== run 1 ==
Design fp2_sub_add_correction, start of the top module:
module fp2_sub_add_correction
#(
  parameter RADIX = 32,
  parameter DIGITS = 14,
  parameter DIGITS_LOG = ( 
  (DIGITS <= 2) ? 1 : 
  (DIGITS <= 4) ? 2 : 
  (DIGITS <= 8) ? 3 : 
  (DIGITS <= 16) ? 4 : 
  (DIGITS <= 32) ? 5 : 
  (DIGITS <= 64) ? 6 : 
  (DIGITS <= 128) ? 7 : 
  (DIGITS <= 256) ? 8 : 
  (DIGITS <= 512) ? 9 : 
  (DIGITS <= 1024) ? 10 : 
  (DIGITS <= 2048) ? 11 : 
  (DIGITS <= 4096) ? 12 : 
  (DIGITS <= 8192) ? 13 : 
  (DIGITS <= 16384) ? 14 : 
  (DIGITS <= 32768) ? 15 : 
  (DIGITS <= 65536) ? 16 : 
  (DIGITS <= 131072) ? 17 : 
  (DIGITS <= 262144) ? 18 : 
  (DIGITS <= 524288) ? 19 : 
  (DIGITS <= 1048576) ? 20 : 
  (DIGITS <= 2097152) ? 21 : 
  (DIGITS <= 4194304) ? 22 : 
  (DIGITS <= 8388608) ? 23 : 
  (DIGITS <= 16777216) ? 24 : 
  (DIGITS <= 33554432) ? 25 : 
  (DIGITS <= 67108864) ? 26 : 
  (DIGITS <= 134217728) ? 27 : 
  (DIGITS <= 268435456) ? 28 : 
  (DIGITS <= 536870912) ? 29 : 
  (DIGITS <= 1073741824) ? 30 : 
  -1), 
  parameter FILE_CONST_PX2 = "px2.mem",
  parameter FILE_CONST_PX4 = "px4.mem"
)
(
  input wire start,
  input wire rst,
  input wire clk,
  input wire [2:0] cmd,  
  input wire extension_field_op,  
  output wire mem_a_0_rd_en,
  output wire [DIGITS_LOG-1:0] mem_a_0_rd_addr,
  input  wire [RADIX-1:0] mem_a_0_dout,
  output wire mem_a_1_rd_en,
  output wire [DIGITS_LOG-1:0] mem_a_1_rd_addr,
  input  wire [RADIX-1:0] mem_a_1_dout,
  output wire mem_b_0_rd_en,
  output wire [DIGITS_LOG-1:0] mem_b_0_rd_addr,
  input  wire [RADIX-1:0] mem_b_0_dout,
  output wire mem_b_1_rd_en,
  output wire [DIGITS_LOG-1:0] mem_b_1_rd_addr,
  input  wire [RADIX-1:0] mem_b_1_dout,
  output wire px2_mem_rd_en,
  output wire [DIGITS_LOG-1:0] px2_mem_rd_addr,
  input  wire [RADIX-1:0] px2_mem_dout,
  output wire px4_mem_rd_en,
  output wire [DIGITS_LOG-1:0] px4_mem_rd_addr,
  input  wire [RADIX-1:0] px4_mem_dout,
  input wire mem_c_0_rd_en,
  input wire [DIGITS_LOG-1:0] mem_c_0_rd_addr,
  output  wire [RADIX-1:0] mem_c_0_dout,
  input wire mem_c_1_rd_en,
  input wire [DIGITS_LOG-1:0] mem_c_1_rd_addr,
  output  wire [RADIX-1:0] mem_c_1_dout,
  output reg busy,
  output reg done
);
Size in the first run: roughly 5600 cells after synthesis, about 2100 flip-flops, ~87000 um^2 of cells after synthesis.
Settings: LEC_CHECK=0, CAP_MARGIN=20, CORE_MARGIN=2, CORE_UTILIZATION=67, CTS_CLUSTER_SIZE=32, SETUP_SLACK_MARGIN=0.75, SLEW_MARGIN=20; clock period 3.08 ns.
run.sh (not shown) runs the stock make flow with config.mk's settings and CLKGATE_MAP_FILE=.
Run 1 finished all stages; layout check result: FAIL, due to negative setup slack.
Modified inputs, run 2 compared to run 1
# run 1
export LEC_CHECK = 0
export CAP_MARGIN = 20
export CORE_MARGIN = 2
export CORE_UTILIZATION = 67
export CTS_CLUSTER_SIZE = 32
export SETUP_SLACK_MARGIN = 0.75
export SLEW_MARGIN = 20
create_clock -name core_clock -period 3.08 [get_ports {clk}]
# run 2
export LEC_CHECK = 0
export CAP_MARGIN = 20
export CORE_MARGIN = 2
export CORE_UTILIZATION = 40
export PLACE_DENSITY = 0.6
export SETUP_SLACK_MARGIN = 0.41
export SLEW_MARGIN = 20
create_clock -name core_clock -period 4.82 [get_ports {clk}]
### Flow results
- Clock slew seen by the registers of the worst setup and hold paths: run 1 vs run 2, no meaningful difference
- Compared with run 1, run 2 is more frugal on power.
- Looking at data arrival time of the critical path, run 2 sits below run 1.
- Lower clock power goes to run 2 over run 1.
- Run 2 has worst path required time above what run 1 had.
- Run comparison: run 1 path class of the lowest-slack min-delay path in2reg; run 2 path class of the lowest-slack min-delay path reg2reg
- Transition at the pin with the smallest max-transition slack down 0.071 ns in run 2 wrt run 1
- Run 2: flow completed, timing, DRC and antenna clean
- Going from run 1 to run 2, the placed cell count was found to have gone up by 846.
- Looking only at standard cell area after detailed placement, and setting everything else aside, the lower value of run 1 and run 2 goes to run 2.
- Run 2 -> run 1: distinct cell type count after synthesis delta 0, exact match
#### Input delta (run 3 over run 2)
# run 2
export LEC_CHECK = 0
export CAP_MARGIN = 20
export CORE_MARGIN = 2
export CORE_UTILIZATION = 40
export PLACE_DENSITY = 0.6
export SETUP_SLACK_MARGIN = 0.41
export SLEW_MARGIN = 20
create_clock -name core_clock -period 4.82 [get_ports {clk}]
# run 3
export LEC_CHECK = 0
export CAP_MARGIN = 20
export CORE_MARGIN = 2
export CORE_UTILIZATION = 71
export SETUP_SLACK_MARGIN = 0.85
export SLEW_MARGIN = 20
create_clock -name core_clock -period 2.84 [get_ports {clk}]
==> comparison <==
The log for run 3 ends in global routing (5_1_grt) with error GRT-0232, so the run never completed.
The post-synth tally of flip-flops with integrated enable was comparable across run 2 and run 3.
From run 2 to run 3 the numbers moved as follows: die outline width went down by 120 um, synthesized netlist net count was more or less identical, gate count after technology mapping was more or less identical.
Compared with run 2, in run 3 sequential share of the synthesized area shows no meaningful change; initial core utilization went up.
Diff run 2 -> run 3 | number of standard-cell rows in the floorplan | decrease of 43
Area figure in the yosys stat output came out exactly the same in run 2 and run 3.
Relative to run 2, the chip area of run 3 is lower by 96000 um^2.
The following lists how run 4 was set up differently from run 3:
# run 3
export LEC_CHECK = 0
export CAP_MARGIN = 20
export CORE_MARGIN = 2
export CORE_UTILIZATION = 71
export SETUP_SLACK_MARGIN = 0.85
export SLEW_MARGIN = 20
create_clock -name core_clock -period 2.84 [get_ports {clk}]
# run 4
export LEC_CHECK = 0
export CAP_MARGIN = 20
export CORE_MARGIN = 2
export CORE_UTILIZATION = 71
export CTS_CLUSTER_DIAMETER = 257
export SETUP_SLACK_MARGIN = 1.0
export SLEW_MARGIN = 20
create_clock -name core_clock -period 3.46 [get_ports {clk}]
Notes after the runs:
- Of the runs run 4 and run 3, none of them finished clean.
- Run 3 did not make it past global routing (5_1_grt), where a tool error ended it.
- Reported for run 4 and run 3, simple-gate area share of the yosys netlist turned out identical to the last digit.
- Measured against each other, run 4 and run 3 differ in post-CTS setup buffer count, the lower figure coming from run 4.
- Per the comparison of run 4 with run 3, number of distinct library cell variants in the gate-level netlist after synthesis saw little to no change, area after detailed placement fell by about 2.1%, pre-CTS setup slack rose 0.53 ns, cell total after placement went down by 178, post-synthesis instance area did not really move.
- ~same async set-reset flop share out of synthesis in run 4 and run 3
- Diff run 4..run 3 | number of enable flip-flop cells | unchanged

* * *

Starting RTL as in the previous note.
// fp2_sub_add_correction
module fp2_sub_add_correction
#(
  parameter RADIX = 32,
  parameter DIGITS = 14,
  parameter DIGITS_LOG = ( 
  (DIGITS <= 2) ? 1 : 
  (DIGITS <= 4) ? 2 : 
  (DIGITS <= 8) ? 3 : 
  (DIGITS <= 16) ? 4 : 
  (DIGITS <= 32) ? 5 : 
  (DIGITS <= 64) ? 6 : 
  (DIGITS <= 128) ? 7 : 
  (DIGITS <= 256) ? 8 : 
  (DIGITS <= 512) ? 9 : 
  (DIGITS <= 1024) ? 10 : 
  (DIGITS <= 2048) ? 11 : 
  (DIGITS <= 4096) ? 12 : 
  (DIGITS <= 8192) ? 13 : 
  (DIGITS <= 16384) ? 14 : 
  (DIGITS <= 32768) ? 15 : 
  (DIGITS <= 65536) ? 16 : 
  (DIGITS <= 131072) ? 17 : 
  (DIGITS <= 262144) ? 18 : 
  (DIGITS <= 524288) ? 19 : 
  (DIGITS <= 1048576) ? 20 : 
  (DIGITS <= 2097152) ? 21 : 
  (DIGITS <= 4194304) ? 22 : 
  (DIGITS <= 8388608) ? 23 : 
  (DIGITS <= 16777216) ? 24 : 
  (DIGITS <= 33554432) ? 25 : 
  (DIGITS <= 67108864) ? 26 : 
  (DIGITS <= 134217728) ? 27 : 
  (DIGITS <= 268435456) ? 28 : 
  (DIGITS <= 536870912) ? 29 : 
  (DIGITS <= 1073741824) ? 30 : 
  -1), 
  parameter FILE_CONST_PX2 = "px2.mem",
  ...
clock: 2.68 ns
lec_check: 0
abc_area: 0
cap_margin: 15
core_margin: 2
core_utilization: 70
cts_cluster_diameter: 58
cts_cluster_size: 25
gpl_routability_driven: 1
hold_slack_margin: -0.09
place_density: 0.64
setup_slack_margin: 0.7
slew_margin: 20
tns_end_percent: 5
The starting point ended with an error in 5_1_grt (ODB-0269).
Rerun with:
Settings changed: ABC_AREA 0 to not set, CAP_MARGIN 15 to 20, CORE_UTILIZATION 70 to 40, CTS_CLUSTER_DIAMETER 58 to not set, CTS_CLUSTER_SIZE 25 to not set, GPL_ROUTABILITY_DRIVEN 1 to not set, HOLD_SLACK_MARGIN -0.09 to not set, PLACE_DENSITY 0.64 to 0.6, SETUP_SLACK_MARGIN 0.7 to not set, TNS_END_PERCENT 5 to not set.
Clock period 2.68 ns to 3.95 ns, I/O delays scaled along.
This time the run finished but failed the layout checks on setup timing; synthesized cell count does not change; die area is higher by 74%; synthesized area does not change.
Rerun with:
Settings changed: CORE_UTILIZATION 40 to 56.
Clock period 3.95 ns to 2.71 ns, I/O delays scaled along.
The changed run completed, yet does not pass: setup timing.
Routed wire length increases by 3.7%.
Total power increases by about 50%.
Hold slack gets worse by 0.31 ns.
Cell area increases by about 8%.
Register-to-register slack gets worse by 1.0 ns.
Count of clock-buffer cells in the layout decreases by 10.
Die size decreases by 28%.
Flip-flop count does not change.
Critical path depth decreases by 2.
Rerun with:
Settings changed: CORE_UTILIZATION 56 to 70, PLACE_DENSITY 0.6 to not set, SETUP_SLACK_MARGIN set to 0.44.
Clock period 2.71 ns to 2.68 ns, I/O delays scaled along.
What happened:
- The new run died in 5_1_grt (GRT-0232)
- die size fell by 20%
- area after synthesis stays the same
- synthesized cell count does not change

* * *

Starting RTL as in the previous note.
Settings: LEC_CHECK=0, CAP_MARGIN=15, CORE_ASPECT_RATIO=1.15, CORE_MARGIN=10, CORE_UTILIZATION=40, CTS_CLUSTER_SIZE=99, HOLD_SLACK_MARGIN=0.18, PLACE_DENSITY_LB_ADDON=0.23, SETUP_SLACK_MARGIN=1.47, SLEW_MARGIN=40; clock period 5.0 ns.
Next try:
==> flow/config.mk (replaced) <==
export PLATFORM = sky130hd
export DESIGN_NAME = fp2_sub_add_correction
export DESIGN_NICKNAME = fp2_sub_add_correction
export VERILOG_FILES = /design/flow/design.v
export SDC_FILE = /design/flow/constraint.sdc
export NUM_CORES = 4
export LEC_CHECK = 0
export CAP_MARGIN = 20
export CORE_MARGIN = 2
export CORE_UTILIZATION = 71
export SLEW_MARGIN = 20
==> flow/constraint.sdc (replaced) <==
create_clock -name core_clock -period 4.1 [get_ports {clk}]
set_input_delay 0.8200 -clock core_clock [delete_from_list [all_inputs] [get_ports {clk}]]
set_output_delay 0.8200 -clock core_clock [all_outputs]
set_load 0.01 [all_outputs]
The new run completed with no timing, DRC or antenna violations.
Global-route usage goes up by 25 points.
Power goes up by 20%.
Design area goes down by 2.9%.
Non-clock buffer count goes up by 84.
Via count goes up by 14%.
Next try:
--- a/flow/config.mk
+++ b/flow/config.mk
@@ -9,3 +9,5 @@
 export CORE_MARGIN = 2
-export CORE_UTILIZATION = 71
+export CORE_UTILIZATION = 72
+export PLACE_DENSITY = 0.91
+export SETUP_SLACK_MARGIN = 0.59
 export SLEW_MARGIN = 20
Effect:
- This time the run died in 5_1_grt, error ODB-0269
- die size went down by about 1.4%
- synthesized area stays the same
- synthesized cell count does not change
Next try:
--- a/flow/config.mk
+++ b/flow/config.mk
@@ -7,2 +7,3 @@
 export LEC_CHECK = 0
+export ABC_AREA = 1
 export CAP_MARGIN = 20
@@ -10,4 +11,4 @@
 export CORE_UTILIZATION = 72
-export PLACE_DENSITY = 0.91
-export SETUP_SLACK_MARGIN = 0.59
+export CTS_CLUSTER_SIZE = 14
+export PLACE_DENSITY = 0.6
 export SLEW_MARGIN = 20
==> flow/constraint.sdc (replaced) <==
create_clock -name core_clock -period 4.78 [get_ports {clk}]
set_input_delay 0.9560 -clock core_clock [delete_from_list [all_inputs] [get_ports {clk}]]
set_output_delay 0.9560 -clock core_clock [all_outputs]
set_load 0.01 [all_outputs]
Outcome: The new run completed and failed the layout checks on negative setup slack; area after synthesis went up by 2.1%; die area went up by 2.1%; synthesized cell count climbs by about 50%.
Next try:
--- a/flow/config.mk
+++ b/flow/config.mk
@@ -7,3 +7,2 @@
 export LEC_CHECK = 0
-export ABC_AREA = 1
 export CAP_MARGIN = 20
@@ -12,3 +11,3 @@
 export CTS_CLUSTER_SIZE = 14
-export PLACE_DENSITY = 0.6
+export SETUP_SLACK_MARGIN = 0.75
 export SLEW_MARGIN = 20
==> flow/constraint.sdc (replaced) <==
create_clock -name core_clock -period 3.08 [get_ports {clk}]
set_input_delay 0.6160 -clock core_clock [delete_from_list [all_inputs] [get_ports {clk}]]
set_output_delay 0.6160 -clock core_clock [all_outputs]
set_load 0.01 [all_outputs]
What happened: The changed run did not get past 5_1_grt. Synthesized area goes down by 2.0%. Die size fell by 2.0%. Synthesized cell count is lower by 33%.
Next try:
--- a/flow/config.mk
+++ b/flow/config.mk
@@ -9,5 +9,4 @@
 export CORE_MARGIN = 2
-export CORE_UTILIZATION = 72
-export CTS_CLUSTER_SIZE = 14
-export SETUP_SLACK_MARGIN = 0.75
+export CORE_UTILIZATION = 25
+export PLACE_DENSITY = 0.6
 export SLEW_MARGIN = 20
==> flow/constraint.sdc (replaced) <==
create_clock -name core_clock -period 7.39 [get_ports {clk}]
set_input_delay 1.4780 -clock core_clock [delete_from_list [all_inputs] [get_ports {clk}]]
set_output_delay 1.4780 -clock core_clock [all_outputs]
set_load 0.01 [all_outputs]
After rerunning: The new run finished with timing, DRC and antenna clean; synthesized cell count is unchanged; die area is higher to 2.9 times its value; area after synthesis is unchanged.

* * *

== run R ==
Starting RTL as in the previous note.
Design fp2_sub_add_correction, start of the top module:
module fp2_sub_add_correction
#(
  parameter RADIX = 32,
  parameter DIGITS = 14,
  parameter DIGITS_LOG = ( 
  (DIGITS <= 2) ? 1 : 
  (DIGITS <= 4) ? 2 : 
  (DIGITS <= 8) ? 3 : 
  (DIGITS <= 16) ? 4 : 
  (DIGITS <= 32) ? 5 : 
  (DIGITS <= 64) ? 6 : 
  (DIGITS <= 128) ? 7 : 
  (DIGITS <= 256) ? 8 : 
  (DIGITS <= 512) ? 9 : 
  (DIGITS <= 1024) ? 10 : 
  (DIGITS <= 2048) ? 11 : 
  (DIGITS <= 4096) ? 12 : 
  (DIGITS <= 8192) ? 13 : 
  (DIGITS <= 16384) ? 14 : 
  (DIGITS <= 32768) ? 15 : 
  (DIGITS <= 65536) ? 16 : 
  (DIGITS <= 131072) ? 17 : 
  (DIGITS <= 262144) ? 18 : 
  (DIGITS <= 524288) ? 19 : 
  (DIGITS <= 1048576) ? 20 : 
  (DIGITS <= 2097152) ? 21 : 
  (DIGITS <= 4194304) ? 22 : 
  (DIGITS <= 8388608) ? 23 : 
  (DIGITS <= 16777216) ? 24 : 
  (DIGITS <= 33554432) ? 25 : 
  (DIGITS <= 67108864) ? 26 : 
  (DIGITS <= 134217728) ? 27 : 
  (DIGITS <= 268435456) ? 28 : 
  (DIGITS <= 536870912) ? 29 : 
  (DIGITS <= 1073741824) ? 30 : 
  -1), 
  parameter FILE_CONST_PX2 = "px2.mem",
  parameter FILE_CONST_PX4 = "px4.mem"
)
(
  input wire start,
  input wire rst,
  input wire clk,
  input wire [2:0] cmd,  
  input wire extension_field_op,  
  output wire mem_a_0_rd_en,
  ...
Settings: LEC_CHECK=0, ABC_AREA=1, CAP_MARGIN=40, CORE_MARGIN=2, CORE_UTILIZATION=72, CTS_CLUSTER_SIZE=25, GPL_ROUTABILITY_DRIVEN=1, HOLD_SLACK_MARGIN=0.29, PLACE_DENSITY_LB_ADDON=0.21, SETUP_SLACK_MARGIN=0.11, SLEW_MARGIN=15; clock period 2.79 ns.
Run R terminated abnormally: 5_1_grt reported GRT-0232.
The following lists how run X was set up differently from run R:
Settings: changing PLACE_DENSITY_LB_ADDON from 0.21 to 0.09; changing CTS_CLUSTER_SIZE from 25 to 10; removing GPL_ROUTABILITY_DRIVEN (formerly 1); changing CAP_MARGIN from 40 to 20; changing SLEW_MARGIN from 15 to 20; changing SETUP_SLACK_MARGIN from 0.11 to 0.22; removing HOLD_SLACK_MARGIN (formerly 0.29); changing the clock period (ns, I/O delays scaled along) from 2.79 to 4.78.
==> results <==
Run X completed every stage of the flow, and the final layout passed the timing, design-rule and antenna checks.
Core outline area: run X vs run R identical
[run X] number of CTS-inserted buffers rose 36 relative to run R
Status: clock sink count parity (run R, run X)
No activity file was given, so power comes from the tool's default toggle rates.
